Setup of run A:
## MAC_Unit
module MAC_Unit #(parameter WIDTH=32) (
    input logic clk,
    input logic reset,
    input  logic [WIDTH-1:0] a,
    input  logic [WIDTH-1:0] b,
    output logic [WIDTH*2-1:0] result
);
    logic [WIDTH-1:0] a_reg, b_reg;
    logic [WIDTH*2-1:0] mult_result;  
    always_ff@(posedge clk or posedge reset) begin
        if (reset) begin
            a_reg <= '0;
            b_reg <= '0;
            mult_result <= '0;
            result <= '0;
        end else begin
            a_reg <= a;
            b_reg <= b;
            mult_result <= a_reg * b_reg;  
            result <= mult_result + result;  
        end 
    end
endmodule
Size in the first run: about 4400 cells after synthesis, ~190 flip-flops, about 130 I/O pins, ~42000 µm² of cells after synthesis.
clock: 8.79 ns
lec_check: 0
cap_margin: 20
core_margin: 2
core_utilization: 40
slew_margin: 20
run.sh (not shown) runs the stock make flow with config.mk's settings and CLKGATE_MAP_FILE=.
Input-level comparison between run B and run A:
Settings: putting CTS_CLUSTER_SIZE at 31 where nothing was set; putting ABC_AREA at 1 where nothing was set; putting CTS_CLUSTER_DIAMETER at 383 where nothing was set; putting MAX_ROUTING_LAYER at met4 where nothing was set; swapping 8.79 for 9.0 in the clock period (ns, I/O delays scaled along).
Findings:
- Going from run A to run B, final net count went up about 36%, worst reg2reg path depth went up 4.0%, synthesized area went up about 12%, maximum frequency went up 9.9 MHz, highest net fanout along the worst path went down 2.
Inputs modified between run B and run C:
Settings: CTS_CLUSTER_SIZE changed from 31 to 100; CORE_UTILIZATION changed from 40 to 62; MAX_ROUTING_LAYER removed (was met4); CTS_CLUSTER_DIAMETER removed (was 383); the clock period (ns, I/O delays scaled along) changed from 9.0 to 4.49.
Results
Compared with run B, run C shows a core region area that is 36% lower. Lower global routing usage on met2 was reported by run B, not run C. Run C -> run B: path length in cells of the critical path delta 0, exact match. Relative to run B, total of cells resized after clock tree synthesis has increased by 364 in run C. Finished, but not clean: run C, with negative setup slack. Delta(final-layout worst hold slack, run C - run B) > 0. Between run C and run B, it is run C whose wire length is lower, by 1.4%. Area taken by flip-flops and latches essentially unchanged between run B and run C.
[inputs] run D vs run C
Settings: setting CORE_ASPECT_RATIO to 0.5 for the first time; setting SETUP_SLACK_MARGIN to 1.22 for the first time; setting CTS_CLUSTER_DIAMETER to 379 for the first time; changing CORE_UTILIZATION from 62 to 72.
Findings:
As the logs show, run D stopped at 5_1_grt after a tool error, so it never reached the end of the flow. Run D: placed instance count lower than run C. Chip width in run D is 86 µm higher than in run C. Run D has weighted congestion at the end of routability-driven global placement above what run C had. Reported for run D and run C, synthesized net count turned out identical to the last digit. Comparing run D and run C, the lower placeable core region is on run D. Run D and run C ended up with nearly the same cell count after synthesis. Where placement-stage worst setup slack is concerned, run C is better than run D. Run D -> run C: simple-gate portion of the synthesized area delta 0, exact match. Across both runs, pre-placement core utilization was higher for run D than for run C.

* * *

## exp/cedar
Starting RTL as in the previous note.
Settings: LEC_CHECK=0, ABC_AREA=1, CAP_MARGIN=5, CELL_PAD_IN_SITES_GLOBAL_PLACEMENT=1, CORE_ASPECT_RATIO=0.92, CORE_MARGIN=6, CORE_UTILIZATION=40, SLEW_MARGIN=20; clock period 9.0 ns.
Input-level comparison between exp/nickel and exp/cedar:
# exp/cedar
export LEC_CHECK = 0
export ABC_AREA = 1
export CAP_MARGIN = 5
export CELL_PAD_IN_SITES_GLOBAL_PLACEMENT = 1
export CORE_ASPECT_RATIO = 0.92
export CORE_MARGIN = 6
export CORE_UTILIZATION = 40
export SLEW_MARGIN = 20
create_clock -name core_clock -period 9.0 [get_ports {clk}]
# exp/nickel
export LEC_CHECK = 0
export ABC_AREA = 0
export CAP_MARGIN = 20
export CORE_ASPECT_RATIO = 0.5
export CORE_MARGIN = 7
export CORE_UTILIZATION = 64
export CTS_CLUSTER_DIAMETER = 258
export CTS_CLUSTER_SIZE = 98
export MAX_ROUTING_LAYER = met4
export PLACE_DENSITY = 0.42
export SLEW_MARGIN = 20
export TNS_END_PERCENT = 30
create_clock -name core_clock -period 9.0 [get_ports {clk}]
--- outcome ---
In summary, exp/cedar completed successfully, with a layout that passed the timing, DRC and antenna checks. The final layout from exp/nickel, which completed every stage, passed the timing, DRC and antenna checks at the end of the flow. Diff exp/cedar -> exp/nickel | routed wire length per instance | up by more than 10%. The via count reported for exp/nickel is smaller than that of exp/cedar by 19%. Going from exp/cedar to exp/nickel, ratio of final minimum period to clock period now sits higher, shortest period the worst path allows now sits higher, post-synthesis cell count now sits lower, number of global-route vias before repair now sits lower.
--- input diff exp/nickel..exp/maple ---
# exp/nickel
export LEC_CHECK = 0
export ABC_AREA = 0
export CAP_MARGIN = 20
export CORE_ASPECT_RATIO = 0.5
export CORE_MARGIN = 7
export CORE_UTILIZATION = 64
export CTS_CLUSTER_DIAMETER = 258
export CTS_CLUSTER_SIZE = 98
export MAX_ROUTING_LAYER = met4
export PLACE_DENSITY = 0.42
export SLEW_MARGIN = 20
export TNS_END_PERCENT = 30
create_clock -name core_clock -period 9.0 [get_ports {clk}]
# exp/maple
export LEC_CHECK = 0
export ABC_AREA = 0
export CAP_MARGIN = 20
export CORE_ASPECT_RATIO = 0.5
export CORE_MARGIN = 2
export CORE_UTILIZATION = 72
export CTS_CLUSTER_DIAMETER = 376
export CTS_CLUSTER_SIZE = 98
export HOLD_SLACK_MARGIN = -0.08
export SLEW_MARGIN = 20
export TNS_END_PERCENT = 5
create_clock -name core_clock -period 4.88 [get_ports {clk}]
### Flow results
Comparing exp/maple and exp/nickel, the lower required time at the endpoint of the critical path is on exp/maple. Between exp/maple and exp/nickel, it is exp/maple whose share of the final layout cell area in multi-input gates is lower, by 4.5 points. On post-route worst hold slack, exp/maple and exp/nickel are neck and neck. No crash in exp/maple: every stage finished, but the layout fails its final checks due to negative setup slack. Summary — post-route cell area, exp/maple relative to exp/nickel: higher, by 9.1%.
The following lists how exp/ember was set up differently from exp/maple:
# exp/maple
export LEC_CHECK = 0
export ABC_AREA = 0
export CAP_MARGIN = 20
export CORE_ASPECT_RATIO = 0.5
export CORE_MARGIN = 2
export CORE_UTILIZATION = 72
export CTS_CLUSTER_DIAMETER = 376
export CTS_CLUSTER_SIZE = 98
export HOLD_SLACK_MARGIN = -0.08
export SLEW_MARGIN = 20
export TNS_END_PERCENT = 5
create_clock -name core_clock -period 4.88 [get_ports {clk}]
# exp/ember
export LEC_CHECK = 0
export ABC_AREA = 0
export CAP_MARGIN = 20
export CORE_ASPECT_RATIO = 0.5
export CORE_MARGIN = 2
export CORE_UTILIZATION = 50
export CTS_CLUSTER_DIAMETER = 383
export CTS_CLUSTER_SIZE = 98
export MAX_ROUTING_LAYER = met4
export PLACE_DENSITY = 0.42
export SLEW_MARGIN = 20
export TNS_END_PERCENT = 30
create_clock -name core_clock -period 9.0 [get_ports {clk}]
exp/ember | stages: all done | timing, DRC, antenna: all pass
exp/maple → exp/ember: routed wire length shows an increase of 5700 um; final area shows a reduction of about 7%; instance area at placement shows a reduction of about 6%; first-iteration DRC count shows a reduction of about 23%.
On setup slack, the higher figure sits with exp/ember, not exp/maple.

* * *

Setup of xenon:
Starting RTL as in the previous note.
==> flow/config.mk <==
export PLATFORM = sky130hd
export DESIGN_NAME = MAC_Unit
export DESIGN_NICKNAME = MAC_Unit
export VERILOG_FILES = /design/flow/design.v
export SDC_FILE = /design/flow/constraint.sdc
export NUM_CORES = 4
export LEC_CHECK = 0
export ABC_AREA = 1
export CAP_MARGIN = 20
export CORE_ASPECT_RATIO = 1.87
export CORE_MARGIN = 2
export CORE_UTILIZATION = 58
export GPL_ROUTABILITY_DRIVEN = 1
export GPL_TIMING_DRIVEN = 1
export MAX_ROUTING_LAYER = met4
export PLACE_DENSITY_LB_ADDON = 0.05
export SLEW_MARGIN = 40
export TNS_END_PERCENT = 95
==> flow/constraint.sdc <==
create_clock -name core_clock -period 5.25 [get_ports {clk}]
set_input_delay 1.0500 -clock core_clock [delete_from_list [all_inputs] [get_ports {clk}]]
set_output_delay 1.0500 -clock core_clock [all_outputs]
set_load 0.01 [all_outputs]
Final checks on xenon, whose flow otherwise completed, came back failing, citing setup timing.
The following lists how willow was set up differently from xenon:
- a deleted CORE_ASPECT_RATIO that had been 1.87
- a deleted GPL_ROUTABILITY_DRIVEN that had been 1
- a change of PLACE_DENSITY_LB_ADDON from 0.05 to 0.26
- a deleted ABC_AREA that had been 1
- a deleted TNS_END_PERCENT that had been 95
- a deleted MAX_ROUTING_LAYER that had been met4
- a deleted GPL_TIMING_DRIVEN that had been 1
- a change of CORE_UTILIZATION from 58 to 72
- a change of SLEW_MARGIN from 40 to 20
- a change of the clock period (ns, I/O delays scaled along) from 5.25 to 7.36
==> results <==
- Finished, but not clean: willow, with setup timing.
- Per the comparison of willow with xenon, all-layer global routing usage went up, wire length -19%, count of clock-buffer cells in the layout shows a reduction of 2.
- Number of global-route vias before repair on willow is down relative to xenon.
- Looking at routed wire length on met2, willow sits 27% below xenon.
- Per the comparison of willow with xenon, normalized max-slew margin fell 6.7 points, share of the cycle needed by the critical path after routing fell 14 points.
> inputs changed (willow -> pepper)
- CTS_CLUSTER_SIZE now 98, previously not set
- TNS_END_PERCENT now 5, previously not set
- PLACE_DENSITY_LB_ADDON no longer set, was 0.26
- the clock period (ns, I/O delays scaled along) now 4.88, was 7.36
Findings:
Although it ran to completion, pepper produced a layout that fails the final checks because of setup timing.
Delta (pepper minus willow): slew at the pin closest to its max-slew limit fell 0.24 ns; first-pass detailed-route iteration total now sits lower.
First-pass GRT wire length in pepper is 1.6 mm below willow.
Changes observed in pepper relative to willow: worst setup slack moved down.
The following lists how violet was set up differently from pepper:
- TNS_END_PERCENT removed (was 5)
- CTS_CLUSTER_SIZE removed (was 98)
- the clock period (ns, I/O delays scaled along) changed from 4.88 to 8.96
Findings:
violet | stages: all done | timing, DRC, antenna: all pass
Taking violet as 1.0, pepper lands at 1.06 on final cell count.
Total length of routed met3 wires is lower on pepper
Where global-route wire length before repair is concerned, pepper is outperformed by violet.
Post-detailed-route via-to-cell ratio: pepper vs violet, no meaningful difference
From pepper to violet the numbers moved as follows: routed wirelength normalized by instance count now sits higher; routed wire length decreased about 3.5%; critical path depth shows an increase of 2.
Between violet and pepper, the difference in clock network latency to the later pin of the worst-skew pair is negligible.
For lagoon, these inputs were changed with respect to violet:
- a change of CORE_UTILIZATION from 72 to 40
- a change of the clock period (ns, I/O delays scaled along) from 8.96 to 9.0
Results
[compare] base=violet new=lagoon: largest incremental delay on the critical path moved up; layout net count level. violet has lower total wirelength of the detailed-routed design than lagoon. Looking at lagoon and violet, the number of signal-net inverters in the final layout is a wash. The run with more setup slack is lagoon; violet has less. lagoon vs violet: cell count up in lagoon. Length of the first detailed-routing pass in iterations ended up 1 higher on lagoon than on violet. Side by side, final area turned out higher in lagoon than in violet. Per the comparison of lagoon with violet, cell count after placement increased by about 12% relative to the old numbers; die size increased by 79% relative to the old numbers.
